<file path="flow/config.mk">
export PLATFORM = sky130hd
export DESIGN_NAME = tlb
export DESIGN_NICKNAME = tlb
export VERILOG_FILES = /design/flow/design.v
export SDC_FILE = /design/flow/constraint.sdc
export NUM_CORES = 4
export LEC_CHECK = 0
export CAP_MARGIN = 20
export CORE_MARGIN = 2
export CORE_UTILIZATION = 64
export CTS_CLUSTER_SIZE = 60
export MAX_ROUTING_LAYER = met4
export PLACE_DENSITY_LB_ADDON = 0.06
export SETUP_SLACK_MARGIN = 1.55
export SLEW_MARGIN = 20
export TNS_END_PERCENT = 5
</file>
<file path="flow/constraint.sdc">
create_clock -name core_clock -period 5.49 [get_ports {clk}]
set_input_delay 1.0980 -clock core_clock [delete_from_list [all_inputs] [get_ports {clk}]]
set_output_delay 1.0980 -clock core_clock [all_outputs]
set_load 0.01 [all_outputs]
</file>
<file path="flow/design.v">
module tlb
(
    input  wire                      clk,
    input  wire [               18:0] s0_vppn    ,
    input  wire                       s0_va_bit12,
    input  wire [                9:0] s0_asid    ,
    output wire                       s0_found   ,
    output wire [$clog2(16)-1:0] s0_index   ,  
    output wire [               19:0] s0_ppn     ,
    output wire [                5:0] s0_ps      ,
    output wire [                1:0] s0_plv     ,
    output wire [                1:0] s0_mat     ,
    output wire                       s0_d       ,
    output wire                       s0_v       ,
    input  wire [               18:0] s1_vppn    ,
    input  wire                       s1_va_bit12,
    input  wire [                9:0] s1_asid    ,
    output wire                       s1_found   ,
    output wire [$clog2(16)-1:0] s1_index   ,
    output wire [               19:0] s1_ppn     ,
    output wire [                5:0] s1_ps      ,
    output wire [                1:0] s1_plv     ,
    output wire [                1:0] s1_mat     ,
    output wire                       s1_d       ,
    output wire                       s1_v       ,
    input  wire                      invtlb_valid,
    input  wire [               4:0] invtlb_op   ,
    input  wire                       we     ,
    input  wire [$clog2(16)-1:0] w_index,
    input  wire                       w_e    ,
    input  wire [               18:0] w_vppn ,
    input  wire [                5:0] w_ps   ,
    input  wire [                9:0] w_asid ,
    input  wire                       w_g    ,
    input  wire [               19:0] w_ppn0 ,
    input  wire [                1:0] w_plv0 ,
    input  wire [                1:0] w_mat0 ,
    input  wire                       w_d0   ,
    input  wire                       w_v0   ,
    input  wire [               19:0] w_ppn1 ,
    input  wire [                1:0] w_plv1 ,
    input  wire [                1:0] w_mat1 ,
    input  wire                       w_d1   ,
    input  wire                       w_v1   ,
    input  wire [$clog2(16)-1:0] r_index,
    output wire                       r_e    ,
    output wire [               18:0] r_vppn ,
    output wire [                5:0] r_ps   ,
    output wire [                9:0] r_asid ,
    output wire                       r_g    ,
    output wire [               19:0] r_ppn0 ,
    output wire [                1:0] r_plv0 ,
    output wire [                1:0] r_mat0 ,
    output wire                       r_d0   ,
    output wire                       r_v0   ,
    output wire [               19:0] r_ppn1 ,
    output wire [                1:0] r_plv1 ,
    output wire [                1:0] r_mat1 ,
    output wire                       r_d1   ,
    output wire                       r_v1
);
reg  [16-1:0] tlb_e                     ;
reg  [16-1:0] tlb_ps2MB                 ;  
reg  [        5:0] tlb_ps       [16-1:0];
reg  [       18:0] tlb_vppn     [16-1:0];
reg  [        9:0] tlb_asid     [16-1:0];
reg                tlb_g        [16-1:0];
reg  [       19:0] tlb_ppn0     [16-1:0];
reg  [        1:0] tlb_plv0     [16-1:0];
reg  [        1:0] tlb_mat0     [16-1:0];
reg                tlb_d0       [16-1:0];
reg                tlb_v0       [16-1:0];
reg  [       19:0] tlb_ppn1     [16-1:0];
reg  [        1:0] tlb_plv1     [16-1:0];
reg  [        1:0] tlb_mat1     [16-1:0];
reg                tlb_d1       [16-1:0];
reg                tlb_v1       [16-1:0];
wire [       15:0] match0                    ;
wire [       15:0] match1                    ;
assign match0[ 0] = (s0_vppn[18:9]==tlb_vppn[ 0][18:9])
                 && (tlb_ps2MB[ 0] || s0_vppn[8:0]==tlb_vppn[ 0][8:0])
                 && ((s0_asid==tlb_asid[ 0]) || tlb_g[ 0])
                 && tlb_e[0];
assign match0[ 1] = (s0_vppn[18:9]==tlb_vppn[ 1][18:9])
                 && (tlb_ps2MB[ 1] || s0_vppn[8:0]==tlb_vppn[ 1][8:0])
                 && ((s0_asid==tlb_asid[ 1]) || tlb_g[ 1])
                 && tlb_e[1];
assign match0[ 2] = (s0_vppn[18:9]==tlb_vppn[ 2][18:9])
                 && (tlb_ps2MB[ 2] || s0_vppn[8:0]==tlb_vppn[ 2][8:0])
                 && ((s0_asid==tlb_asid[ 2]) || tlb_g[ 2])
                 && tlb_e[2];
assign match0[ 3] = (s0_vppn[18:9]==tlb_vppn[ 3][18:9])
                 && (tlb_ps2MB[ 3] || s0_vppn[8:0]==tlb_vppn[ 3][8:0])
                 && ((s0_asid==tlb_asid[ 3]) || tlb_g[ 3])
                 && tlb_e[3];
assign match0[ 4] = (s0_vppn[18:9]==tlb_vppn[ 4][18:9])
                 && (tlb_ps2MB[ 4] || s0_vppn[8:0]==tlb_vppn[ 4][8:0])
                 && ((s0_asid==tlb_asid[ 4]) || tlb_g[ 4])
                 && tlb_e[4];
assign match0[ 5] = (s0_vppn[18:9]==tlb_vppn[ 5][18:9])
                 && (tlb_ps2MB[ 5] || s0_vppn[8:0]==tlb_vppn[ 5][8:0])
                 && ((s0_asid==tlb_asid[ 5]) || tlb_g[ 5])
                 && tlb_e[5];
assign match0[ 6] = (s0_vppn[18:9]==tlb_vppn[ 6][18:9])
                 && (tlb_ps2MB[ 6] || s0_vppn[8:0]==tlb_vppn[ 6][8:0])
                 && ((s0_asid==tlb_asid[ 6]) || tlb_g[ 6])
                 && tlb_e[6];
assign match0[ 7] = (s0_vppn[18:9]==tlb_vppn[ 7][18:9])
                 && (tlb_ps2MB[ 7] || s0_vppn[8:0]==tlb_vppn[ 7][8:0])
                 && ((s0_asid==tlb_asid[ 7]) || tlb_g[ 7])
                 && tlb_e[7];
assign match0[ 8] = (s0_vppn[18:9]==tlb_vppn[ 8][18:9])
                 && (tlb_ps2MB[ 8] || s0_vppn[8:0]==tlb_vppn[ 8][8:0])
                 && ((s0_asid==tlb_asid[ 8]) || tlb_g[ 8])
                 && tlb_e[8];
assign match0[ 9] = (s0_vppn[18:9]==tlb_vppn[ 9][18:9])
                 && (tlb_ps2MB[ 9] || s0_vppn[8:0]==tlb_vppn[ 9][8:0])
                 && ((s0_asid==tlb_asid[ 9]) || tlb_g[ 9])
                 && tlb_e[9];
assign match0[10] = (s0_vppn[18:9]==tlb_vppn[10][18:9])
                 && (tlb_ps2MB[10] || s0_vppn[8:0]==tlb_vppn[10][8:0])
                 && ((s0_asid==tlb_asid[10]) || tlb_g[10])
                 && tlb_e[10];
assign match0[11] = (s0_vppn[18:9]==tlb_vppn[11][18:9])
                 && (tlb_ps2MB[11] || s0_vppn[8:0]==tlb_vppn[11][8:0])
                 && ((s0_asid==tlb_asid[11]) || tlb_g[11])
                 && tlb_e[11];
assign match0[12] = (s0_vppn[18:9]==tlb_vppn[12][18:9])
                 && (tlb_ps2MB[12] || s0_vppn[8:0]==tlb_vppn[12][8:0])
                 && ((s0_asid==tlb_asid[12]) || tlb_g[12])
                 && tlb_e[12];
assign match0[13] = (s0_vppn[18:9]==tlb_vppn[13][18:9])
                 && (tlb_ps2MB[13] || s0_vppn[8:0]==tlb_vppn[13][8:0])
                 && ((s0_asid==tlb_asid[13]) || tlb_g[13])
                 && tlb_e[13];
assign match0[14] = (s0_vppn[18:9]==tlb_vppn[14][18:9])
                 && (tlb_ps2MB[14] || s0_vppn[8:0]==tlb_vppn[14][8:0])
                 && ((s0_asid==tlb_asid[14]) || tlb_g[14])
                 && tlb_e[14];
assign match0[15] = (s0_vppn[18:9]==tlb_vppn[15][18:9])
                 && (tlb_ps2MB[15] || s0_vppn[8:0]==tlb_vppn[15][8:0])
                 && ((s0_asid==tlb_asid[15]) || tlb_g[15])
                 && tlb_e[15];
assign match1[ 0] = (s1_vppn[18:9]==tlb_vppn[ 0][18:9])
                 && (tlb_ps2MB[ 0] || s1_vppn[8:0]==tlb_vppn[ 0][8:0])
                 && ((s1_asid==tlb_asid[ 0]) || tlb_g[ 0])
                 && tlb_e[0];
assign match1[ 1] = (s1_vppn[18:9]==tlb_vppn[ 1][18:9])
                 && (tlb_ps2MB[ 1] || s1_vppn[8:0]==tlb_vppn[ 1][8:0])
                 && ((s1_asid==tlb_asid[ 1]) || tlb_g[ 1])
                 && tlb_e[1];
assign match1[ 2] = (s1_vppn[18:9]==tlb_vppn[ 2][18:9])
                 && (tlb_ps2MB[ 2] || s1_vppn[8:0]==tlb_vppn[ 2][8:0])
                 && ((s1_asid==tlb_asid[ 2]) || tlb_g[ 2])
                 && tlb_e[2];
assign match1[ 3] = (s1_vppn[18:9]==tlb_vppn[ 3][18:9])
                 && (tlb_ps2MB[ 3] || s1_vppn[8:0]==tlb_vppn[ 3][8:0])
                 && ((s1_asid==tlb_asid[ 3]) || tlb_g[ 3])
                 && tlb_e[3];
assign match1[ 4] = (s1_vppn[18:9]==tlb_vppn[ 4][18:9])
                 && (tlb_ps2MB[ 4] || s1_vppn[8:0]==tlb_vppn[ 4][8:0])
                 && ((s1_asid==tlb_asid[ 4]) || tlb_g[ 4])
                 && tlb_e[4];
assign match1[ 5] = (s1_vppn[18:9]==tlb_vppn[ 5][18:9])
                 && (tlb_ps2MB[ 5] || s1_vppn[8:0]==tlb_vppn[ 5][8:0])
                 && ((s1_asid==tlb_asid[ 5]) || tlb_g[ 5])
                 && tlb_e[5];
assign match1[ 6] = (s1_vppn[18:9]==tlb_vppn[ 6][18:9])
                 && (tlb_ps2MB[ 6] || s1_vppn[8:0]==tlb_vppn[ 6][8:0])
                 && ((s1_asid==tlb_asid[ 6]) || tlb_g[ 6])
                 && tlb_e[6];
assign match1[ 7] = (s1_vppn[18:9]==tlb_vppn[ 7][18:9])
                 && (tlb_ps2MB[ 7] || s1_vppn[8:0]==tlb_vppn[ 7][8:0])
                 && ((s1_asid==tlb_asid[ 7]) || tlb_g[ 7])
                 && tlb_e[7];
assign match1[ 8] = (s1_vppn[18:9]==tlb_vppn[ 8][18:9])
                 && (tlb_ps2MB[ 8] || s1_vppn[8:0]==tlb_vppn[ 8][8:0])
                 && ((s1_asid==tlb_asid[ 8]) || tlb_g[ 8])
                 && tlb_e[8];
assign match1[ 9] = (s1_vppn[18:9]==tlb_vppn[ 9][18:9])
                 && (tlb_ps2MB[ 9] || s1_vppn[8:0]==tlb_vppn[ 9][8:0])
                 && ((s1_asid==tlb_asid[ 9]) || tlb_g[ 9])
                 && tlb_e[9];
assign match1[10] = (s1_vppn[18:9]==tlb_vppn[10][18:9])
                 && (tlb_ps2MB[10] || s1_vppn[8:0]==tlb_vppn[10][8:0])
                 && ((s1_asid==tlb_asid[10]) || tlb_g[10])
                 && tlb_e[10];
assign match1[11] = (s1_vppn[18:9]==tlb_vppn[11][18:9])
                 && (tlb_ps2MB[11] || s1_vppn[8:0]==tlb_vppn[11][8:0])
                 && ((s1_asid==tlb_asid[11]) || tlb_g[11])
                 && tlb_e[11];
assign match1[12] = (s1_vppn[18:9]==tlb_vppn[12][18:9])
                 && (tlb_ps2MB[12] || s1_vppn[8:0]==tlb_vppn[12][8:0])
                 && ((s1_asid==tlb_asid[12]) || tlb_g[12])
                 && tlb_e[12];
assign match1[13] = (s1_vppn[18:9]==tlb_vppn[13][18:9])
                 && (tlb_ps2MB[13] || s1_vppn[8:0]==tlb_vppn[13][8:0])
                 && ((s1_asid==tlb_asid[13]) || tlb_g[13])
                 && tlb_e[13];
assign match1[14] = (s1_vppn[18:9]==tlb_vppn[14][18:9])
                 && (tlb_ps2MB[14] || s1_vppn[8:0]==tlb_vppn[14][8:0])
                 && ((s1_asid==tlb_asid[14]) || tlb_g[14])
                 && tlb_e[14];
assign match1[15] = (s1_vppn[18:9]==tlb_vppn[15][18:9])
                 && (tlb_ps2MB[15] || s1_vppn[8:0]==tlb_vppn[15][8:0])
                 && ((s1_asid==tlb_asid[15]) || tlb_g[15])
                 && tlb_e[15];
assign s0_found     = match0[ 0] | match0[ 1] | match0[ 2] | match0[ 3]
                    | match0[ 4] | match0[ 5] | match0[ 6] | match0[ 7]
                    | match0[ 8] | match0[ 9] | match0[10] | match0[11]
                    | match0[12] | match0[13] | match0[14] | match0[15];
assign s0_index     = s0_found ? (match0[ 0] ? 4'h0 : (match0[ 1] ? 4'h1 : (
                                  match0[ 2] ? 4'h2 : (match0[ 3] ? 4'h3 : (
                                  match0[ 4] ? 4'h4 : (match0[ 5] ? 4'h5 : (
                                  match0[ 6] ? 4'h6 : (match0[ 7] ? 4'h7 : (
                                  match0[ 8] ? 4'h8 : (match0[ 9] ? 4'h9 : (
                                  match0[10] ? 4'ha : (match0[11] ? 4'hb : (
                                  match0[12] ? 4'hc : (match0[13] ? 4'hd : (
                                  match0[14] ? 4'he : (match0[15] ? 4'hf : 4'hx
                                  )))))))))))))))) : 4'hx;
wire even_or_odd0 = tlb_ps2MB[s0_index] ? s0_vppn[8] : s0_va_bit12;
assign s0_ppn		= s0_found ? (even_or_odd0 ? tlb_ppn1[s0_index] : tlb_ppn0[s0_index])
 :
								 20'hxxx;
assign s0_ps        =   tlb_ps[s0_index]  ;
assign s0_plv       =   even_or_odd0 ? tlb_plv1[s0_index] : tlb_plv0[s0_index];
assign s0_mat       =   even_or_odd0 ? tlb_mat1[s0_index] : tlb_mat0[s0_index];
assign s0_d         =   even_or_odd0 ? tlb_d1[s0_index] : tlb_d0[s0_index];
assign s0_v         =   even_or_odd0 ? tlb_v1[s0_index] : tlb_v0[s0_index];
assign s1_found     = match1[ 0] | match1[ 1] | match1[ 2] | match1[ 3]
                    | match1[ 4] | match1[ 5] | match1[ 6] | match1[ 7]
                    | match1[ 8] | match1[ 9] | match1[10] | match1[11]
                    | match1[12] | match1[13] | match1[14] | match1[15];
assign s1_index     = s1_found ? (match1[ 0] ? 4'h0 : (match1[ 1] ? 4'h1 : (
                                  match1[ 2] ? 4'h2 : (match1[ 3] ? 4'h3 : (
                                  match1[ 4] ? 4'h4 : (match1[ 5] ? 4'h5 : (
                                  match1[ 6] ? 4'h6 : (match1[ 7] ? 4'h7 : (
                                  match1[ 8] ? 4'h8 : (match1[ 9] ? 4'h9 : (
                                  match1[10] ? 4'ha : (match1[11] ? 4'hb : (
                                  match1[12] ? 4'hc : (match1[13] ? 4'hd : (
                                  match1[14] ? 4'he : (match1[15] ? 4'hf : 4'hx
                                  )))))))))))))))) : 4'hx;
wire even_or_odd1 = tlb_ps2MB[s1_index] ? s1_vppn[8] : s1_va_bit12;
assign s1_ppn		= s1_found ? (even_or_odd1 ? tlb_ppn1[s1_index] : tlb_ppn0[s1_index])
 :
								 20'hxxx;
assign s1_ps        =   tlb_ps[s1_index]  ;
assign s1_plv       =   even_or_odd1 ? tlb_plv1[s1_index] : tlb_plv0[s1_index];
assign s1_mat       =   even_or_odd1 ? tlb_mat1[s1_index] : tlb_mat0[s1_index];
assign s1_d         =   even_or_odd1 ? tlb_d1[s1_index] : tlb_d0[s1_index];
assign s1_v         =   even_or_odd1 ? tlb_v1[s1_index] : tlb_v0[s1_index];
integer i;
always @(posedge clk) begin
    if(invtlb_valid) begin
        if(invtlb_op == 5'b00000||invtlb_op == 5'b00001) begin
            for(i = 0; i < 16; i = i+1) begin
                tlb_e[i] <= 1'b0;
            end
        end
        else if(invtlb_op == 5'b00010) begin
            for(i = 0; i < 16; i = i+1) begin
                if(tlb_g[i] == 1'b1) begin
                    tlb_e[i] <= 1'b0;
                end
            end
        end
        else if(invtlb_op == 5'b00011) begin
            for(i = 0; i < 16; i = i+1) begin
                if(tlb_g[i]==1'b0) begin
                    tlb_e[i] <= 1'b0;
                end
            end
        end
        else if(invtlb_op == 5'b00100) begin
            for(i = 0; i < 16; i = i+1) begin
                if(tlb_g[i]==1'b0 && tlb_asid[i]==s1_asid) begin
                    tlb_e[i] <= 1'b0;
                end
            end
        end
        else if(invtlb_op == 5'b00101) begin
            for(i = 0; i < 16; i = i+1) begin
                if(tlb_g[i]==1'b0 && tlb_asid[i]==s1_asid && tlb_vppn[i][18:9]==s1_vppn[18:9] && (tlb_ps2MB[i] || s1_vppn[8:0] == tlb_vppn[i][8:0])) begin
                    tlb_e[i] <= 1'b0;
                end
            end
        end
        else if(invtlb_op == 5'b00110) begin
            for(i = 0; i < 16; i = i+1) begin
                if((tlb_g[i]==1'b1 || tlb_asid[i]==s1_asid) && tlb_vppn[i][18:9]==s1_vppn[18:9] && (tlb_ps2MB[i] || s1_vppn[8:0] == tlb_vppn[i][8:0])) begin
                    tlb_e[i] <= 1'b0;
                end
            end
        end
    end
    if(we) begin
        tlb_e[w_index]       <= w_e                    ;
        tlb_ps[w_index]      <= w_ps                   ;
        tlb_ps2MB[w_index]   <= (w_ps == 6'h15) ? 1 : 0; 
        tlb_vppn[w_index]    <= w_vppn                 ;
        tlb_asid[w_index]    <= w_asid                 ;
        tlb_g[w_index]       <= w_g                    ;
        tlb_ppn0[w_index]    <= w_ppn0                 ;
        tlb_plv0[w_index]    <= w_plv0                 ;
        tlb_mat0[w_index]    <= w_mat0                 ;
        tlb_d0[w_index]      <= w_d0                   ;
        tlb_v0[w_index]      <= w_v0                   ;
        tlb_ppn1[w_index]    <= w_ppn1                 ;
        tlb_plv1[w_index]    <= w_plv1                 ;
        tlb_mat1[w_index]    <= w_mat1                 ;
        tlb_d1[w_index]      <= w_d1                   ;
        tlb_v1[w_index]      <= w_v1                   ;
    end
end
assign r_e      = tlb_e[r_index]   ;
assign r_vppn   = tlb_vppn[r_index];
assign r_ps     = tlb_ps[r_index]  ;
assign r_asid   = tlb_asid[r_index];
assign r_g      = tlb_g[r_index]   ;
assign r_ppn0   = tlb_ppn0[r_index];
assign r_plv0   = tlb_plv0[r_index];
assign r_mat0   = tlb_mat0[r_index];
assign r_d0     = tlb_d0[r_index]  ;
assign r_v0     = tlb_v0[r_index]  ;
assign r_ppn1   = tlb_ppn1[r_index];
assign r_plv1   = tlb_plv1[r_index];
assign r_mat1   = tlb_mat1[r_index];
assign r_d1     = tlb_d1[r_index]  ;
assign r_v1     = tlb_v1[r_index]  ;
endmodule
</file>
<file path="flow/run.sh">
#!/bin/bash
# the make line also repeats each setting of config.mk as NAME=value (left out here)
make -C /OpenROAD-flow-scripts/flow DESIGN_CONFIG=/design/flow/config.mk WORK_HOME=/design/flow/orfs CLKGATE_MAP_FILE= finish
</file>
==> results of run 1 <==
per-stage QoR:
| step | util (%) | total power [mW] | hold WS [ns] | setup WS [ns] |
|---|---|---|---|---|
| after CTS | 83.36 | 26.70 | 0.5111 | -1.040 |
| final | 84.96 | 27.11 | 0.5320 | -1.380 |
| after global routing | 84.94 | 27.51 | 0.5594 | -1.386 |
| after floorplan | - | 14.17 | 0.4588 | -0.3577 |
| after detailed placement | 75.85 | 15.78 | 0.5026 | -2.694 |
| after global placement | 75.85 | 15.73 | 0.4814 | -2.765 |
routing by layer:
metal,track usage (%),vias up,part of all wire [%]
li1,-,27830,-
met1,64.20,35160,32
met2,72.94,7752,43
met3,19.50,1996,17
met4,30.02,0,7.6
met5,-,-,0
area by class of cell:
cell class	count	area [sq um]
Multi-Input combinational cell	4428	42830
Fill cell	6389	19830
Clock inverter	98	1207
Timing Repair Buffer	1819	18460
Antenna cell	42	105.1
Sequential cell	1440	43080
Clock buffer	182	3980
Inverter	25	111.4
Tap cell	1755	2196
repair_timing:
| action | in CTS | in global routing |
|---|---|---|
| setup endpoints to repair | 163 | 163 |
| pin swaps | 136 | 68 |
| setup buffers | 148 | 49 |
| resized | 868 | 730 |
| gates cloned | 32 | 1 |
==> Slide: Implementation Results, run 1 <==
Implementation Results

Critical path
  • Endpoint of the most critical register-to-register path: tlb_e[15]
  • Required arrival time at the worst endpoint: 4.39 ns
  • Delay of the slowest cell on the worst path: 0.50 ns
  • Worst setup path startpoint: s1_asid[9]
  • Peak fanout along the critical path: 11
  • Number of cells traversed by the worst register-to-register path: 10
  • RR Startpoint: tlb_asid[15][0]
  • Cells along the critical path: clkdlybuf4s15_2 -> buf_4 -> buf_4 -> xor2_1 -> nor4_4 -> a41oi_4 -> buf_6 -> nor4_2 -> buf_4 -> nor2b_4 -> a311o_2 -> nand2_8 -> inv_8 -> buf_16 -> buf_4 -> bufbuf_16 -> mux2i_1 -> mux2i_1 -> o21ai_0 -> a211oi_1 -> nor3_2 -> mux2i_1 -> buf_2
  • Startpoint class of the critical path: primary input
  • Classification of the worst setup path: primary input to output port
  • Cell with the largest stage delay on the worst path: sky130_fd_sc_hd__a211oi_1
  • Buf+Inv Stages, Crit Path: 10
  • Cell family contributing the most delay on the critical path: buffers and inverters
  • Critical Path Stages: 23
  • Worst setup path endpoint: s1_v
  • Most repeated library cell on the critical path: sky130_fd_sc_hd__buf_4
  • Signal arrival time at the worst endpoint: about 5.8 ns
  • Minimum setup slack among reg-to-reg paths: between 2 and 3 ns
  • Critical Path Sink Type: output port

Logic synthesis
  • Flip-flops with a built-in enable: about 1400
  • Number of nets in the synthesized netlist: around 6600
  • Post-synthesis cell area: 0.08510 sq mm
  • Top cell types by occurrence after synthesis: 1424 x sky130_fd_sc_hd__edfxtp_1, 923 x sky130_fd_sc_hd__mux2i_1, 590 x sky130_fd_sc_hd__xor2_1
  • Fraction of registers with async set or reset after synthesis: 0%
  • Most repeated cell in the gate-level netlist after synthesis: sky130_fd_sc_hd__edfxtp_1
  • Number of warnings printed during yosys synthesis: 1
  • Cell type contributing the most total cell area after synthesis: sky130_fd_sc_hd__edfxtp_1
  • Number of cell instances after yosys synthesis: ~6400
  • Synth Area in Simple Gates: under 10%
  • Largest family of logic cells by area: multiplexers
  • Post-synthesis adder-cell area fraction: 0.05881%
  • Average instance area after synthesis: between 10 and 15 sq um
  • Compound-cell area share of the yosys netlist: 5.705%
  • Mux area share: approximately 24%
  • Registers, synthesis: ~1400
  • Number of unique standard cell types used by synthesis: 78
  • Share of the synthesized area in the top cell type: approximately 50%
  • Area contributors post-synth: sky130_fd_sc_hd__edfxtp_1 50%, sky130_fd_sc_hd__mux4_2 12%, sky130_fd_sc_hd__mux2i_1 11%
  • Chip area line of the yosys report: 0.08510 sq mm
  • Proportion of synthesized chip area in sequential cells: just over 50%
  • Cells after Synth: 6385
  • Dominant synthesized flop cell: sky130_fd_sc_hd__edfxtp_1
  • XOR/XNOR share of the synthesized area: 9.572%

Power and ir drop
  • Psw: between 6 and 7 mW
  • Leakage dissipation: between 40 and 50 nW
  • Biggest power consumer among the groups: sequential cells
  • Power density over cell area: approximately 240 mW/mm^2
  • Clk pwr share: ~41%
  • Portion of total power attributed to combinational logic: 13.2%
  • Sequential share of power: a little under half
  • Clock-net power: between 10 and 15 mW
  • Switching share of total power: 25.12%
  • Combinational gate power: 3.57 mW
  • Peak supply drop: 282.0 uV
  • Power drawn by the sequential cells: approximately 13 mW
  • P_int: between 20 and 25 mW

Place
  • PortBufs: 327
  • Half-perimeter wire length of the detailed placement result: ~220000 microns
  • Placed Instance Area: around 0.1 sq mm
  • Post-placement cell count: 9237
  • Final GP Congestion: between 1 and 1.5

Global routing
  • Remaining Overflow, GRT: 0
  • Vias in the first global route: slightly above 70000
  • GRT Overall Usage: approximately 52%
  • Maximum number of pins on one net before global-route repair: 89
  • Antenna violations before repair: 27
  • Wire length of the first global-routing pass: 491200 microns

Final timing
  • Final hold vios: 0
  • Setup slack after layout: -1.380 ns
  • Total setup violations reported at the end of the flow: 71
  • Transition at the pin with the smallest max-transition slack: 1.219 ns
  • Number of pins with negative max-slew slack in the final report: 0
  • Final critical-path required period: ~7 ns
  • Worst slew margin: 18.48%
  • Setup total negative slack: -77.58 ns
  • Max Clock Skew: a little over 0.04 ns
  • Maximum clock frequency: about 0.15 GHz
  • RSZ-0062 raised after global routing: yes
  • Post-layout period usage: 125.1%

Clocking
  • CTS H-Tree Depth: 4
  • Clock root buffer: sky130_fd_sc_hd__clkbuf_16
  • Clock sink total: between 1000 and 1500
  • TritonCTS clock tree: yes
  • Insertion delay of the later-clocked pin in the worst-skew pair: 0.83 ns
  • Number of hold-repair buffers added at the cts stage: 0
  • CTS clk-pin slew, worst paths: around 0.060 ns
  • Number of buffers between clock root and the deepest sink: 3
  • Number of buffers added by the clock tree synthesis step: 152

Final layout
  • Number of nets in the final layout: 8035
  • Final standard cell area without fillers: 0.1120 sq mm
  • Post-synthesis to final-layout area growth: 31.58%
  • Finished Layout Cells: between 9000 and 10000

Detailed routing
  • Residual antenna-violating net count after detailed routing: 0
  • Initial detailed-routing violation count: about 14000
  • Wire length per cell after detailed routing: roughly 36 microns
  • Wire length reported by the detailed router: 353500 microns
  • Via density: around 7.4
  • Drc violations: 0
  • DRT Pass-1 Iters: 10
  • Total number of vias: between 70000 and 80000

Floorplanning
  • Core region area: 0.1318 sq mm
  • Total number of placement rows: approximately 130
  • Number of top-level pins: about 330
  • Initial cell density of the core: 64.57%
  • Chip area: between 0.1 and 0.15 sq mm
  • Chip Height: 368.6 microns
  • Chip Width: roughly 370 microns

Worst hold path
  • Hold path endpoint: tlb_e[6]
  • Worst Hold Class: register to register
  • Start point of the worst min-delay path: tlb_e[6]
  • WHS Path Cells: 2

Run status
  • Status: finished with violations
  • Checks that blocked a clean result: setup timing

Run
  • Number of max-capacitance violations reported: 0
  • Warning total across the stage logs: 33
==> run 2, diff against run 1 <==
Settings changed: CORE_UTILIZATION 64 to 58, CTS_CLUSTER_SIZE 60 to 57, MAX_ROUTING_LAYER met4 to not set, PLACE_DENSITY_LB_ADDON 0.06 to not set, SETUP_SLACK_MARGIN 1.55 to 1.54, TNS_END_PERCENT 5 to not set.
==> run 2 against run 1 <==
Against the previous run:
- fails the layout checks on capacitance limit, slew limit, setup timing
- clock power about the same
- critical path type unchanged
- area after synthesis unchanged
- register-to-register slack worse by 1.1 ns
- largest cell class is now combinational gates
==> Slide: Implementation Results, run 2 <==
Implementation Results

Final layout
  • Area of the multi-input gates: 0.04438 sq mm (+3.6%)
  • Finished Layout Cells: 10247 (+4.7%)
  • Post-synthesis to final-layout area growth: 38.78%
  • Area taken by flip-flops and latches: 0.04308 sq mm (unchanged)
  • # fillers: 8068 (+26%)
  • Number of nets in the final layout: 8364 (+4.1%)
  • End-of-flow core utilization: 81.03% (-3.9 points)
  • Final standard cell area without fillers: 0.1181 sq mm (+5.5%)

Worst hold path
  • Worst Hold Class: register to register
  • WHS Path Cells: 2 (unchanged)
  • Hold path endpoint: tlb_e[9]
  • Start point of the worst min-delay path: tlb_e[9]

Power and ir drop
  • Psw: 6.895 mW (+1.3%)
  • Power density over cell area: 232.5 mW/mm^2 (-4.0%)
  • Power drawn by the sequential cells: 12.5 mW (about the same)
  • Leakage dissipation: 46.13 nW (+6.1%)
  • Combinational gate power: 3.85 mW (+7.8%)
  • P_int: 20.56 mW (+1.3%)
  • Sequential share of power: 45.7% (-0.6 points)
  • Clock-net power: 11.1 mW (about the same)
  • Biggest power consumer among the groups: sequential cells
  • Portion of total power attributed to combinational logic: 14.0% (+0.8 points)
  • Peak supply drop: 326.9 uV (+16%)
  • Clk pwr share: 40.3% (-0.2 points)
  • Switching share of total power: 25.11% (about the same)

Detailed routing
  • Initial detailed-routing violation count: 11769 (-16%)
  • DRT Pass-1 Iters: 6 (-4)
  • Wire length reported by the detailed router: 366100 microns (+3.6%)
  • Residual antenna-violating net count after detailed routing: 0 (unchanged)
  • Total number of vias: 72549 (-0.26%)
  • Wire length per cell after detailed routing: 35.73 microns (-1.1%)
  • Drc violations: 0 (unchanged)
  • Via density: 7.080 (-4.7%)

Logic synthesis
  • Post-synthesis adder-cell area fraction: 0.05881% (unchanged)
  • Area contributors post-synth: sky130_fd_sc_hd__edfxtp_1 50%, sky130_fd_sc_hd__mux4_2 12%, sky130_fd_sc_hd__mux2i_1 11%
  • Synth Area in Simple Gates: 7.252% (unchanged)
  • Largest family of logic cells by area: multiplexers
  • Flip-flops with a built-in enable: 1424 (unchanged)
  • Most repeated cell in the gate-level netlist after synthesis: sky130_fd_sc_hd__edfxtp_1
  • Post-synthesis cell area: 0.08510 sq mm (unchanged)
  • Number of nets in the synthesized netlist: 6554 (unchanged)
  • Mux area share: 24.02% (unchanged)
  • Proportion of synthesized chip area in sequential cells: 50.63% (unchanged)
  • Cell type contributing the most total cell area after synthesis: sky130_fd_sc_hd__edfxtp_1
  • XOR/XNOR share of the synthesized area: 9.572% (unchanged)
  • Cells after Synth: 6385 (unchanged)
  • Number of warnings printed during yosys synthesis: 1 (unchanged)
  • Number of cell instances after yosys synthesis: 6385 (unchanged)
  • Registers, synthesis: 1440 (unchanged)
  • Average instance area after synthesis: 13.33 sq um (unchanged)
  • Top cell types by occurrence after synthesis: 1424 x sky130_fd_sc_hd__edfxtp_1, 923 x sky130_fd_sc_hd__mux2i_1, 590 x sky130_fd_sc_hd__xor2_1
  • Number of unique standard cell types used by synthesis: 78 (unchanged)
  • Compound-cell area share of the yosys netlist: 5.705% (unchanged)
  • Dominant synthesized flop cell: sky130_fd_sc_hd__edfxtp_1
  • Share of the synthesized area in the top cell type: 50.25% (unchanged)
  • Fraction of registers with async set or reset after synthesis: 0% (unchanged)
  • Chip area line of the yosys report: 0.08510 sq mm (unchanged)

Place
  • Placed Instance Area: 0.1017 sq mm (+1.7%)
  • Post-placement cell count: 9474 (+2.6%)
  • Final GP Congestion: 1.053 (-2.5%)
  • PortBufs: 327 (unchanged)
  • Half-perimeter wire length of the detailed placement result: 228700 microns (+4.3%)

Critical path
  • RR Startpoint: tlb_vppn[15][3]
  • Critical Path Sink Type: output port
  • Endpoint of the most critical register-to-register path: tlb_e[15]
  • Cell family contributing the most delay on the critical path: buffers and inverters
  • Minimum setup slack among reg-to-reg paths: 1.67 ns (-1.08 ns)
  • Delay of the slowest cell on the worst path: 0.57 ns (+0.07 ns)
  • Peak fanout along the critical path: 22 (+11)
  • Startpoint class of the critical path: primary input
  • Critical Path Stages: 22 (-4.3%)
  • Worst setup path startpoint: s1_vppn[5]
  • Number of cells traversed by the worst register-to-register path: 13 (+3)
  • Cell with the largest stage delay on the worst path: sky130_fd_sc_hd__nor3_1
  • Most repeated library cell on the critical path: sky130_fd_sc_hd__buf_4
  • Cells along the critical path: buf_4 -> buf_8 -> buf_4 -> xor2_1 -> nor3_1 -> a41oi_2 -> nand4b_1 -> buf_4 -> a21oi_2 -> o31ai_4 -> a41o_4 -> buf_4 -> buf_6 -> nand4_1 -> o311a_4 -> mux2i_4 -> buf_6 -> buf_12 -> buf_16 -> buf_12 -> mux2i_4 -> buf_2
  • Signal arrival time at the worst endpoint: 5.75 ns (-0.02 ns)
  • Worst setup path endpoint: s1_ppn[13]
  • Classification of the worst setup path: primary input to output port
  • Buf+Inv Stages, Crit Path: 11 (+1)
  • Required arrival time at the worst endpoint: 4.39 ns (about the same)

Final timing
  • Maximum clock frequency: 0.1460 GHz (+0.28%)
  • Final critical-path required period: 6.851 ns (-0.01899 ns)
  • Final hold vios: 0 (unchanged)
  • Setup total negative slack: -67.62 ns (+9.954 ns)
  • Transition at the pin with the smallest max-transition slack: 1.613 ns (+0.3940 ns)
  • Total setup violations reported at the end of the flow: 65 (-8.5%)
  • Worst slew margin: -8.667% (-27 points)
  • Max Clock Skew: 0.02954 ns (-0.01127 ns)
  • Worst hold slack after final layout: 0.5660 ns (+0.03392 ns)
  • Number of pins with negative max-slew slack in the final report: 3 (+3)
  • RSZ-0062 raised after global routing: yes
  • Post-layout period usage: 124.8% (-0.35 points)
  • Setup slack after layout: -1.361 ns (+0.01899 ns)

Global routing
  • Antenna violations before repair: 28 (+3.7%)
  • Wire length of the first global-routing pass: 505700 microns (+3.0%)
  • Remaining Overflow, GRT: 0 (unchanged)
  • Maximum number of pins on one net before global-route repair: 89 (unchanged)
  • GRT Overall Usage: 47.07% (-4.7 points)
  • Vias in the first global route: 70113 (-1.7%)

Run
  • Number of max-capacitance violations reported: 1 (+1)
  • Warning total across the stage logs: 35 (+6.1%)

Clocking
  • CTS clk-pin slew, worst paths: 0.06 ns (about the same)
  • Insertion delay of the later-clocked pin in the worst-skew pair: 0.81 ns (-0.02 ns)
  • Number of buffers added by the clock tree synthesis step: 157 (+3.3%)
  • TritonCTS clock tree: yes
  • Clock root buffer: sky130_fd_sc_hd__clkbuf_16
  • Number of buffers between clock root and the deepest sink: 3 (unchanged)
  • CTS H-Tree Depth: 4 (unchanged)
  • Clock sink total: 1440 (unchanged)

Run status
  • Checks that blocked a clean result: capacitance limit, slew limit, setup timing
  • Status: finished with violations

Floorplanning
  • Initial cell density of the core: 58.39% (-6.2 points)
  • Chip area: 0.1498 sq mm (+10%)
  • Chip Height: 387.0 microns (+5.0%)
  • Total number of placement rows: 140 (+5.3%)
  • Chip Width: 387.0 microns (+5.0%)
  • Number of top-level pins: 328 (unchanged)
  • Core region area: 0.1457 sq mm (+11%)
==> run 2: metrics by stage <==
stage	setup WS [ns]	power [mW]
floorplan	-0.2449	14.24
global placement	-2.443	15.87
detailed placement	-2.448	15.90
CTS	-1.135	27.12
global route	-1.397	27.93
finish	-1.361	27.46
==> run 2: area by class of cell <==
cell class	count	share of cell area, %
repair buffers	2143	19.32
clock buffers	190	3.540
diodes	15	0.03178
inverters	25	0.1028
multi-input cells	4428	37.58
well taps	1917	2.031
flip-flops and latches	1440	36.48
clock inverters	89	0.9112
==> run 2: routing by layer <==
layer  GRT usage, %  vias up  routed length, microns
li1               -    28446                       -
met1          62.28    35802                  126200
met2          69.18     6781                  158000
met3          16.04     1494                   57410
met4          24.38       26                   24260
met5              0        -                     227
==> run 2: repair_timing <==
action,in CTS,in global routing
pin swaps,257,126
resized,1464,413
hold buffers,0,0
setup buffers,317,95
gates cloned,62,5
setup endpoints to repair,164,162
==> run 3, diff against run 2 <==
Settings changed: ABC_AREA set to 0, CAP_MARGIN 20 to 35, CELL_PAD_IN_SITES_DETAIL_PLACEMENT set to 2, CELL_PAD_IN_SITES_GLOBAL_PLACEMENT set to 2, CORE_ASPECT_RATIO set to 1.18, CORE_MARGIN 2 to 6, CORE_UTILIZATION 58 to 37, CTS_CLUSTER_DIAMETER set to 100, CTS_CLUSTER_SIZE 57 to 77, GPL_ROUTABILITY_DRIVEN set to 0, HOLD_SLACK_MARGIN set to -0.01, MIN_ROUTING_LAYER set to met2, PLACE_DENSITY set to 0.9, SETUP_SLACK_MARGIN 1.54 to 0.79, TNS_END_PERCENT set to 90.
Clock period 5.49 ns to 6.47 ns, I/O delays scaled along.
==> run 3 against run 2 <==
Against the previous run:
- the flow now stops in 5_1_grt
- synthesized cell count unchanged
- die size rose by 61%
- area after synthesis is the same
==> Slide: Implementation Results, run 3 <==
Implementation Results

Run status
  • Status: stopped before the end
  • Stage where the flow stopped: 5_1_grt
  • Tool error: [ERROR GRT-0116] Global routing finished with congestion. Check the congestion regions in the DRC Viewer.

Logic synthesis
  • Synth Area in Simple Gates: 7.252% (unchanged)
  • Cells after Synth: 6385 (unchanged)
  • Number of cell instances after yosys synthesis: 6385 (unchanged)
  • Top cell types by occurrence after synthesis: 1424 x sky130_fd_sc_hd__edfxtp_1, 923 x sky130_fd_sc_hd__mux2i_1, 590 x sky130_fd_sc_hd__xor2_1
  • Post-synthesis cell area: 0.08510 sq mm (unchanged)
  • Fraction of registers with async set or reset after synthesis: 0% (unchanged)
  • Most repeated cell in the gate-level netlist after synthesis: sky130_fd_sc_hd__edfxtp_1
  • Chip area line of the yosys report: 0.08510 sq mm (unchanged)
  • Area contributors post-synth: sky130_fd_sc_hd__edfxtp_1 50%, sky130_fd_sc_hd__mux4_2 12%, sky130_fd_sc_hd__mux2i_1 11%
  • Cell type contributing the most total cell area after synthesis: sky130_fd_sc_hd__edfxtp_1
  • Number of nets in the synthesized netlist: 6554 (unchanged)
  • Post-synthesis adder-cell area fraction: 0.05881% (unchanged)
  • Mux area share: 24.02% (unchanged)
  • Proportion of synthesized chip area in sequential cells: 50.63% (unchanged)
  • XOR/XNOR share of the synthesized area: 9.572% (unchanged)
  • Number of unique standard cell types used by synthesis: 78 (unchanged)
  • Average instance area after synthesis: 13.33 sq um (unchanged)
  • Registers, synthesis: 1440 (unchanged)
  • Number of warnings printed during yosys synthesis: 1 (unchanged)
  • Largest family of logic cells by area: multiplexers
  • Compound-cell area share of the yosys netlist: 5.705% (unchanged)
  • Flip-flops with a built-in enable: 1424 (unchanged)
  • Share of the synthesized area in the top cell type: 50.25% (unchanged)
  • Dominant synthesized flop cell: sky130_fd_sc_hd__edfxtp_1

Clocking
  • Number of buffers added by the clock tree synthesis step: 59 (-62%)
  • Clock sink total: 1440 (unchanged)
  • Clock root buffer: sky130_fd_sc_hd__clkbuf_16
  • Number of buffers between clock root and the deepest sink: 3 (unchanged)
  • Number of hold-repair buffers added at the cts stage: 0 (unchanged)
  • CTS H-Tree Depth: 2 (-2)

Place
  • Placed Instance Area: 0.1002 sq mm (-1.5%)
  • Post-placement cell count: 10151 (+7.1%)
  • PortBufs: 327 (unchanged)
  • Half-perimeter wire length of the detailed placement result: 310900 microns (+36%)
  • Post-placement setup slack: -2.380 ns (+0.06875 ns)

Global routing
  • GRT Overall Usage: between 70% and 80%
  • Remaining Overflow, GRT: roughly 470

Floorplanning
  • Total number of placement rows: 190 (+36%)
  • Core region area: 0.2277 sq mm (+56%)
  • Chip Height: 533.0 microns (+38%)
  • Chip Width: 453.5 microns (+17%)
  • Chip area: 0.2417 sq mm (+61%)
  • Initial cell density of the core: 37.37% (-21 points)
  • Number of top-level pins: 328 (unchanged)
==> run 3: repair_timing <==
action,4_1_cts
endpoints found under the setup margin,74
buffers inserted,278
pin swaps,227
gates resized,1456
cloned,59
==> run 3: layer usage <==
| metal | track usage [%] | overflow |
|---|---|---|
| met1 | - | - |
| met3 | 75.89 | 241 |
| met2 | 73.43 | 90 |
| met4 | 63.17 | 83 |
| met5 | 58.19 | 55 |
==> run 3: metrics by stage <==
stage | hold slack, ns | TNS (ns) | util [%]
after CTS | 0.6264 | -35.45 | 49.08
after detailed placement | 0.5411 | -129.44 | 44.00
after floorplan | 0.4588 | 0 | -
after global placement | 0.5074 | -106.64 | 43.85
==> run 4, diff against run 3 <==
Settings changed: ABC_AREA 0 to 1, CELL_PAD_IN_SITES_GLOBAL_PLACEMENT 2 to 1, CORE_MARGIN 6 to 2, CTS_CLUSTER_DIAMETER 100 to 108, CTS_CLUSTER_SIZE 77 to not set, PLACE_DENSITY 0.9 to not set, PLACE_DENSITY_LB_ADDON set to 0.17, SETUP_SLACK_MARGIN 0.79 to not set, SLEW_MARGIN 20 to 30, TNS_END_PERCENT 90 to 45.
Clock period 6.47 ns to 5.93 ns, I/O delays scaled along.
==> run 4 against run 3 <==
Against the previous run:
- die size is 4.2% higher
- the flow again stops in 5_1_grt
- area after synthesis is 7.8% higher
- synthesized cell count up 77%
==> Slide: Implementation Results, run 4 <==
Implementation Results

Run status
  • Status: stopped before the end
  • Stage where the flow stopped: 5_1_grt
  • Tool error: [ERROR GRT-0116] Global routing finished with congestion. Check the congestion regions in the DRC Viewer.

Logic synthesis
  • Compound-cell area share of the yosys netlist: 17.07% (+11 points)
  • Area contributors post-synth: sky130_fd_sc_hd__edfxtp_1 47%, sky130_fd_sc_hd__nand2_1 9.0%, sky130_fd_sc_hd__nand3_1 7.7%
  • Number of cell instances after yosys synthesis: 11328 (+77%)
  • Share of the synthesized area in the top cell type: 46.63% (-3.6 points)
  • Post-synthesis adder-cell area fraction: 0.05458% (-0.0042 points)
  • Number of warnings printed during yosys synthesis: 1 (unchanged)
  • Top cell types by occurrence after synthesis: 2207 x sky130_fd_sc_hd__nand2_1, 1424 x sky130_fd_sc_hd__edfxtp_1, 1415 x sky130_fd_sc_hd__nand3_1
  • Number of unique standard cell types used by synthesis: 70 (-10%)
  • Proportion of synthesized chip area in sequential cells: 46.98% (-3.6 points)
  • Largest family of logic cells by area: simple AND/OR/NAND/NOR gates
  • Dominant synthesized flop cell: sky130_fd_sc_hd__edfxtp_1
  • Cells after Synth: 11328 (+77%)
  • Flip-flops with a built-in enable: 1424 (unchanged)
  • Post-synthesis cell area: 0.09170 sq mm (+7.8%)
  • XOR/XNOR share of the synthesized area: 3.486% (-6.1 points)
  • Synth Area in Simple Gates: 22.84% (+16 points)
  • Chip area line of the yosys report: 0.09170 sq mm (+7.8%)
  • Cell type contributing the most total cell area after synthesis: sky130_fd_sc_hd__edfxtp_1
  • Registers, synthesis: 1440 (unchanged)
  • Most repeated cell in the gate-level netlist after synthesis: sky130_fd_sc_hd__nand2_1
  • Average instance area after synthesis: 8.095 sq um (-39%)
  • Mux area share: 0% (-24 points)
  • Fraction of registers with async set or reset after synthesis: 0% (unchanged)
  • Number of nets in the synthesized netlist: 11497 (+75%)

Clocking
  • Clock root buffer: sky130_fd_sc_hd__clkbuf_16
  • Number of buffers between clock root and the deepest sink: 4 (+1)
  • CTS H-Tree Depth: 4 (+2)
  • Number of hold-repair buffers added at the cts stage: 0 (unchanged)
  • Clock sink total: 1440 (unchanged)
  • Number of buffers added by the clock tree synthesis step: 182 (+210%)

Floorplanning
  • Chip Height: 544.8 microns (+2.2%)
  • Core region area: 0.2465 sq mm (+8.2%)
  • Number of top-level pins: 328 (unchanged)
  • Chip area: 0.2518 sq mm (+4.2%)
  • Total number of placement rows: 198 (+4.2%)
  • Initial cell density of the core: 37.20% (-0.16 points)
  • Chip Width: 462.3 microns (+1.9%)

Global routing
  • GRT Overall Usage: 79.41%
  • Remaining Overflow, GRT: 869

Place
  • Post-placement setup slack: -1.748 ns (+0.6315 ns)
  • PortBufs: 327 (unchanged)
  • Half-perimeter wire length of the detailed placement result: 368200 microns (+18%)
[run 4: repair_timing]
action	in CTS
setup buffers	119
pin swaps	129
resized	719
endpoints found under the setup margin	74
cloned	28
[run 4: metal layers]
metal  GRT overflow  GRT usage (%)
met2            140          82.34
met5            105          64.71
met4            182          67.42
met1              -              -
met3            442          84.76
[run 4: per-stage QoR]
stage	cells	instance area, sq um	total power, mW
2_1_floorplan	11328	91700	13.33
3_3_place_gp	15242	106800	15.17
3_5_place_dp	15248	106900	15.36
4_1_cts	15718	117000	27.10
==> run 5, diff against run 4 <==
Settings changed: ABC_AREA 1 to not set, CAP_MARGIN 35 to 20, CELL_PAD_IN_SITES_DETAIL_PLACEMENT 2 to not set, CELL_PAD_IN_SITES_GLOBAL_PLACEMENT 1 to not set, CORE_ASPECT_RATIO 1.18 to not set, CORE_UTILIZATION 37 to 58, CTS_CLUSTER_DIAMETER 108 to not set, GPL_ROUTABILITY_DRIVEN 0 to not set, HOLD_SLACK_MARGIN -0.01 to not set, MIN_ROUTING_LAYER met2 to not set, PLACE_DENSITY_LB_ADDON 0.17 to not set, SETUP_SLACK_MARGIN set to 0.3, SLEW_MARGIN 30 to 20, TNS_END_PERCENT 45 to not set.
Clock period 5.93 ns to 5.85 ns, I/O delays scaled along.
==> run 5 against run 4 <==
Against the previous run:
- now fails the layout checks on setup timing
- die size down 41%
- synthesized cell count down 44%
- area after synthesis down 7.2%
==> Slide: Implementation Results, run 5 <==
Implementation Results

Power and ir drop
  • Portion of total power attributed to combinational logic: between 10% and 20%
  • Peak supply drop: around 350 uV
  • Clock-net power: ~10 mW
  • Leakage dissipation: between 40 and 50 nW
  • Power drawn by the sequential cells: 11.8 mW
  • Switching share of total power: around a quarter
  • Power density over cell area: around 220 mW/mm^2
  • Combinational gate power: ~3.3 mW
  • P_int: approximately 19 mW
  • Psw: between 6 and 7 mW
  • Clk pwr share: 40.2%
  • Biggest power consumer among the groups: sequential cells
  • Sequential share of power: between 40% and 50%

Clocking
  • Clock sink total: 1440 (unchanged)
  • Number of hold-repair buffers added at the cts stage: 0 (unchanged)
  • Insertion delay of the later-clocked pin in the worst-skew pair: 0.82 ns
  • Number of buffers between clock root and the deepest sink: 3 (-1)
  • CTS H-Tree Depth: 4 (unchanged)
  • TritonCTS clock tree: yes
  • CTS clk-pin slew, worst paths: 0.06 ns
  • Clock root buffer: sky130_fd_sc_hd__clkbuf_16
  • Number of buffers added by the clock tree synthesis step: 159 (-13%)

Critical path
  • Classification of the worst setup path: primary input to output port
  • RR Startpoint: tlb_vppn[11][8]
  • Delay of the slowest cell on the worst path: 0.55 ns
  • Buf+Inv Stages, Crit Path: 7
  • Peak fanout along the critical path: 14
  • Cell with the largest stage delay on the worst path: sky130_fd_sc_hd__or4_4
  • Worst setup path startpoint: s1_vppn[2]
  • Cell family contributing the most delay on the critical path: AND-OR/OR-AND gates
  • Minimum setup slack among reg-to-reg paths: 2.95 ns
  • Number of cells traversed by the worst register-to-register path: 12
  • Required arrival time at the worst endpoint: 4.68 ns
  • Endpoint of the most critical register-to-register path: tlb_e[11]
  • Startpoint class of the critical path: primary input
  • Critical Path Stages: 19
  • Critical Path Sink Type: output port
  • Worst setup path endpoint: s1_ppn[0]
  • Signal arrival time at the worst endpoint: around 5.7 ns
  • Cells along the critical path: dlygate4sd2_1 -> buf_12 -> xnor2_1 -> a41oi_2 -> buf_4 -> or4_4 -> a21oi_4 -> o41a_1 -> a41o_4 -> mux2i_2 -> o2bb2ai_2 -> a221oi_2 -> o311a_4 -> mux2i_4 -> buf_12 -> buf_16 -> buf_8 -> mux2i_2 -> buf_2

Logic synthesis
  • Cell type contributing the most total cell area after synthesis: sky130_fd_sc_hd__edfxtp_1
  • XOR/XNOR share of the synthesized area: 9.572% (+6.1 points)
  • Number of warnings printed during yosys synthesis: 1 (unchanged)
  • Cells after Synth: 6385 (-44%)
  • Proportion of synthesized chip area in sequential cells: 50.63% (+3.6 points)
  • Area contributors post-synth: sky130_fd_sc_hd__edfxtp_1 50%, sky130_fd_sc_hd__mux4_2 12%, sky130_fd_sc_hd__mux2i_1 11%
  • Post-synthesis cell area: 0.08510 sq mm (-7.2%)
  • Most repeated cell in the gate-level netlist after synthesis: sky130_fd_sc_hd__edfxtp_1
  • Synth Area in Simple Gates: 7.252% (-16 points)
  • Post-synthesis adder-cell area fraction: 0.05881% (+0.0042 points)
  • Share of the synthesized area in the top cell type: 50.25% (+3.6 points)
  • Chip area line of the yosys report: 0.08510 sq mm (-7.2%)
  • Registers, synthesis: 1440 (unchanged)
  • Largest family of logic cells by area: multiplexers
  • Flip-flops with a built-in enable: 1424 (unchanged)
  • Number of cell instances after yosys synthesis: 6385 (-44%)
  • Top cell types by occurrence after synthesis: 1424 x sky130_fd_sc_hd__edfxtp_1, 923 x sky130_fd_sc_hd__mux2i_1, 590 x sky130_fd_sc_hd__xor2_1
  • Average instance area after synthesis: 13.33 sq um (+65%)
  • Dominant synthesized flop cell: sky130_fd_sc_hd__edfxtp_1
  • Compound-cell area share of the yosys netlist: 5.705% (-11 points)
  • Number of unique standard cell types used by synthesis: 78 (+11%)
  • Mux area share: 24.02% (+24 points)
  • Number of nets in the synthesized netlist: 6554 (-43%)
  • Fraction of registers with async set or reset after synthesis: 0% (unchanged)

Global routing
  • Wire length of the first global-routing pass: roughly 480000 microns
  • Maximum number of pins on one net before global-route repair: slightly below 90
  • GRT Overall Usage: between 40% and 50%
  • Vias in the first global route: between 60000 and 70000
  • Remaining Overflow, GRT: 0
  • Antenna violations before repair: 17

Detailed routing
  • Residual antenna-violating net count after detailed routing: 0
  • Total number of vias: roughly 70000
  • Initial detailed-routing violation count: between 10000 and 15000
  • Drc violations: 0
  • Wire length reported by the detailed router: 344900 microns
  • Via density: ~7
  • DRT Pass-1 Iters: 7
  • Wire length per cell after detailed routing: roughly 35 microns

Floorplanning
  • Chip Width: 387.0 microns (-16%)
  • Total number of placement rows: 140 (-29%)
  • Core region area: 0.1457 sq mm (-41%)
  • Number of top-level pins: 328 (unchanged)
  • Chip Height: 387.0 microns (-29%)
  • Chip area: 0.1498 sq mm (-41%)
  • Initial cell density of the core: 58.39% (+21 points)

Place
  • Placed Instance Area: 0.1003 sq mm (-6.2%)
  • Half-perimeter wire length of the detailed placement result: 224400 microns (-39%)
  • Final GP Congestion: roughly 1.1
  • PortBufs: 327 (unchanged)

Final layout
  • Post-synthesis to final-layout area growth: 31.93%
  • Final standard cell area without fillers: ~0.11 sq mm
  • Number of nets in the final layout: approximately 8000
  • End-of-flow core utilization: a little under 80%

Final timing
  • Total setup violations reported at the end of the flow: 65
  • Post-layout period usage: 116.9%
  • Maximum clock frequency: approximately 0.15 GHz
  • RSZ-0062 raised after global routing: yes
  • Final critical-path required period: around 6.8 ns
  • Number of pins with negative max-slew slack in the final report: 0
  • Worst slew margin: roughly a fifth
  • Setup slack after layout: -0.9872 ns
  • Transition at the pin with the smallest max-transition slack: 1.191 ns
  • Final hold vios: 0
  • Max Clock Skew: around 0.053 ns

Run status
  • Status: finished with violations
  • Checks that blocked a clean result: setup timing

Run
  • Warning total across the stage logs: 35
  • Number of max-capacitance violations reported: 0

Worst hold path
  • WHS Path Cells: 2
  • Hold path endpoint: tlb_e[6]
  • Start point of the worst min-delay path: tlb_e[6]
  • Worst Hold Class: register to register
-- run 5: cell type report --
cell class / count / area, sq um
Antenna cell: 9 / 22.52
Clock buffer: 194 / 4131
Clock inverter: 96 / 1052
Fill cell: 8977 / 33480
Inverter: 25 / 108.9
Multi-Input combinational cell: 4428 / 43450
Sequential cell: 1440 / 43080
Tap cell: 1917 / 2399
Timing Repair Buffer: 1790 / 18020
-- run 5: layer usage --
layer	GRT usage, %	part of all wire (%)
met5	0	0.036
met2	65.74	43
met3	15.58	15
met1	61.22	36
met4	19.49	5.1
-- run 5: what timing repair did --
item                                    in CTS  in global routing
hold endpoints to repair                     0                  0
pin swaps                                  164                 91
gates cloned                                31                  4
endpoints found under the setup margin      74                 74
setup buffers                              177                 48
resized                                   1049                239
-- run 5: stage by stage --
| stage | setup WS (ns) | hold WS, ns | total power [mW] | setup TNS [ns] | instances |
|---|---|---|---|---|---|
| 2_1_floorplan | -0.4513 | 0.4588 | 13.36 | -102.08 | 6385 |
| 3_3_place_gp | -2.350 | 0.4804 | 14.84 | -126.33 | 9339 |
| 3_5_place_dp | -2.072 | 0.5004 | 14.88 | -120.25 | 9340 |
| 4_1_cts | -0.8329 | 0.5115 | 25.03 | -41.53 | 9838 |
| 5_1_grt | -1.109 | 0.5428 | 25.76 | -52.12 | 9892 |
| 6_report | -0.9872 | 0.5321 | 25.25 | -48.33 | 9899 |
==> run 6, diff against run 5 <==
Settings changed: CORE_UTILIZATION 58 to 28.
Clock period 5.85 ns to 14.9 ns, I/O delays scaled along.
==> run 6 against run 5 <==
Against the previous run:
- now clean on timing, DRC and antenna
- count of clock-buffer cells in the layout down 4
- worst hold slack worse by 0.0063 ns
- final cell count increased by 8.6%
- utilization fell by 44 points
- worst setup slack gained 2.2 ns
- non-clock buffer count down 1226
- critical path type unchanged
- critical endpoint is now s0_ppn[8]
- largest cell class is now flip-flops and latches
==> Slide: Implementation Results, run 6 <==
Implementation Results

Run status
  • Status: no timing/DRC/antenna violations

Critical path
  • Classification of the worst setup path: primary input to output port
  • Critical Path Sink Type: output port
  • Peak fanout along the critical path: 145 (+131)
  • Worst setup path startpoint: s0_vppn[4]
  • Cells along the critical path: clkdlybuf4s50_1 -> buf_4 -> xor2_1 -> nor3_1 -> a41oi_1 -> nor4_1 -> a21oi_1 -> o311ai_2 -> nand2_4 -> buf_12 -> buf_12 -> mux2_2 -> o21ai_0 -> o21ai_0 -> o21ai_0 -> mux2i_1 -> clkdlybuf4s50_1
  • Number of cells traversed by the worst register-to-register path: 9 (-3)
  • Worst setup path endpoint: s0_ppn[8]
  • Startpoint class of the critical path: primary input
  • Cell family contributing the most delay on the critical path: buffers and inverters
  • Endpoint of the most critical register-to-register path: tlb_e[15]
  • Signal arrival time at the worst endpoint: 10.73 ns (+5.06 ns)
  • Required arrival time at the worst endpoint: 11.92 ns (+7.24 ns)
  • Delay of the slowest cell on the worst path: 1.13 ns (+0.58 ns)
  • Most repeated library cell on the critical path: sky130_fd_sc_hd__o21ai_0
  • Minimum setup slack among reg-to-reg paths: 11.89 ns (+8.94 ns)
  • RR Startpoint: tlb_asid[15][5]
  • Cell with the largest stage delay on the worst path: sky130_fd_sc_hd__clkdlybuf4s50_1
  • Critical Path Stages: 17 (-2)
  • Buf+Inv Stages, Crit Path: 5 (-2)

Place
  • Final GP Congestion: 0.9625 (-15%)
  • Post-placement cell count: 10434 (+12%)
  • Half-perimeter wire length of the detailed placement result: 234500 microns (+4.5%)
  • PortBufs: 327 (unchanged)

Power and ir drop
  • Power drawn by the sequential cells: 4.63 mW (-61%)
  • Clock-net power: 4.05 mW (-60%)
  • Combinational gate power: 1.02 mW (-69%)
  • P_int: 7.288 mW (-61%)
  • Sequential share of power: 47.8% (+1.1 points)
  • Leakage dissipation: 35.10 nW (-19%)
  • Total power: 9.694 mW (-62%)
  • Power density over cell area: 98.16 mW/mm^2 (-56%)
  • Clk pwr share: 41.7% (+1.5 points)
  • Peak supply drop: 86.73 uV (-75%)
  • Biggest power consumer among the groups: sequential cells
  • Switching share of total power: 24.82% (-0.28 points)
  • Psw: 2.406 mW (-62%)
  • Portion of total power attributed to combinational logic: 10.5% (-2.7 points)

Logic synthesis
  • Registers, synthesis: 1440 (unchanged)
  • Average instance area after synthesis: 13.33 sq um (unchanged)
  • Proportion of synthesized chip area in sequential cells: 50.63% (unchanged)
  • Post-synthesis cell area: 0.08510 sq mm (unchanged)
  • Cells after Synth: 6385 (unchanged)
  • Number of nets in the synthesized netlist: 6554 (unchanged)
  • Chip area line of the yosys report: 0.08510 sq mm (unchanged)
  • Synth Area in Simple Gates: 7.252% (unchanged)
  • Flip-flops with a built-in enable: 1424 (unchanged)
  • Cell type contributing the most total cell area after synthesis: sky130_fd_sc_hd__edfxtp_1
  • XOR/XNOR share of the synthesized area: 9.572% (unchanged)
  • Post-synthesis adder-cell area fraction: 0.05881% (unchanged)
  • Most repeated cell in the gate-level netlist after synthesis: sky130_fd_sc_hd__edfxtp_1
  • Fraction of registers with async set or reset after synthesis: 0% (unchanged)
  • Share of the synthesized area in the top cell type: 50.25% (unchanged)
  • Top cell types by occurrence after synthesis: 1424 x sky130_fd_sc_hd__edfxtp_1, 923 x sky130_fd_sc_hd__mux2i_1, 590 x sky130_fd_sc_hd__xor2_1
  • Number of unique standard cell types used by synthesis: 78 (unchanged)
  • Area contributors post-synth: sky130_fd_sc_hd__edfxtp_1 50%, sky130_fd_sc_hd__mux4_2 12%, sky130_fd_sc_hd__mux2i_1 11%
  • Dominant synthesized flop cell: sky130_fd_sc_hd__edfxtp_1
  • Compound-cell area share of the yosys netlist: 5.705% (unchanged)
  • Number of cell instances after yosys synthesis: 6385 (unchanged)
  • Mux area share: 24.02% (unchanged)
  • Number of warnings printed during yosys synthesis: 1 (unchanged)
  • Largest family of logic cells by area: multiplexers

Floorplanning
  • Total number of placement rows: 202 (+44%)
  • Initial cell density of the core: 28.13% (-30 points)
  • Chip Height: 555.3 microns (+43%)
  • Core region area: 0.3025 sq mm (+110%)
  • Chip Width: 555.3 microns (+43%)
  • Chip area: 0.3083 sq mm (+110%)
  • Number of top-level pins: 328 (unchanged)

Clocking
  • Number of buffers between clock root and the deepest sink: 4 (+1)
  • TritonCTS clock tree: yes
  • # resized after CTS: 0 (-100%)
  • Number of hold-repair buffers added at the cts stage: 0 (unchanged)
  • CTS clk-pin slew, worst paths: 0.06 ns (about the same)
  • Clock root buffer: sky130_fd_sc_hd__clkbuf_16
  • Total setup buffers inserted after CTS: 0 (-100%)
  • Number of buffers added by the clock tree synthesis step: 163 (+2.5%)
  • CTS H-Tree Depth: 4 (unchanged)
  • Insertion delay of the later-clocked pin in the worst-skew pair: 0.82 ns (about the same)
  • Clock sink total: 1440 (unchanged)

Final timing
  • Max Clock Skew: 0.03892 ns (-0.01445 ns)
  • Post-layout period usage: 91.98% (-25 points)
  • Number of pins with negative max-slew slack in the final report: 0 (unchanged)
  • Final critical-path required period: between 10 and 15 ns
  • Worst slew margin: 11.92% (-8.2 points)
  • Transition at the pin with the smallest max-transition slack: 1.321 ns (+0.1301 ns)
  • Maximum clock frequency: 0.07296 GHz
  • Setup total negative slack: 0 ns (+48.33 ns)
  • RSZ-0062 raised after global routing: no
  • Total setup violations reported at the end of the flow: 0 (-100%)
  • Final hold vios: 0 (unchanged)

Detailed routing
  • Via density: 5.752 (-18%)
  • Total number of vias: 61832 (-11%)
  • Initial detailed-routing violation count: 8413 (-22%)
  • DRT Pass-1 Iters: 8 (+1)
  • Wire length per cell after detailed routing: 32.93 microns (-5.5%)
  • Wire length reported by the detailed router: 354000 microns (+2.6%)
  • Residual antenna-violating net count after detailed routing: 0 (unchanged)
  • Drc violations: 0 (unchanged)

Worst hold path
  • Worst Hold Class: register to register
  • Start point of the worst min-delay path: tlb_e[6]
  • WHS Path Cells: 2 (unchanged)
  • Hold path endpoint: tlb_e[6]

Global routing
  • GRT Overall Usage: 22.17% (-23 points)
  • Wire length of the first global-routing pass: 487000 microns (+0.48%)
  • Remaining Overflow, GRT: 0 (unchanged)
  • Vias in the first global route: 60312 (-11%)
  • Antenna violations before repair: 67 (+50)
  • Maximum number of pins on one net before global-route repair: 146 (+64%)

Run
  • Number of max-capacitance violations reported: 0 (unchanged)
  • Warning total across the stage logs: 48 (+37%)

Final layout
  • End-of-flow core utilization: 32.65% (-44 points)
  • Finished Layout Cells: 10750 (+8.6%)
  • Number of nets in the final layout: 6790 (-15%)
  • Post-synthesis to final-layout area growth: 16.06%
run 6: metal layers:
layer	track usage, %	up-vias	part of all wire, %
li1	-	25304	-
met1	28.97	32025	40
met2	34.42	3710	45
met3	5.069	745	9.8
met4	11.02	48	5.4
met5	0	-	0.084
run 6: area by class of cell:
type / count / area, sq um
Multi-Input combinational cell: 4427 / 39990
Tap cell: 3978 / 4977
Antenna cell: 30 / 75.07
Clock buffer: 190 / 4265
Clock inverter: 96 / 924.6
Inverter: 25 / 101.3
Fill cell: 29330 / 203800
Timing Repair Buffer: 564 / 5351
Sequential cell: 1440 / 43080
run 6: through the flow:
stage	cell area (sq um)	worst slack, ns	hold WS (ns)
2_1_floorplan	85100	4.327	0.4588
3_3_place_gp	93370	1.387	0.4904
3_5_place_dp	93470	1.373	0.4995
4_1_cts	98660	1.364	0.5073
5_1_grt	98740	1.082	0.5484
6_report	98760	1.194	0.5258
Power is estimated from default activity; no workload was simulated.
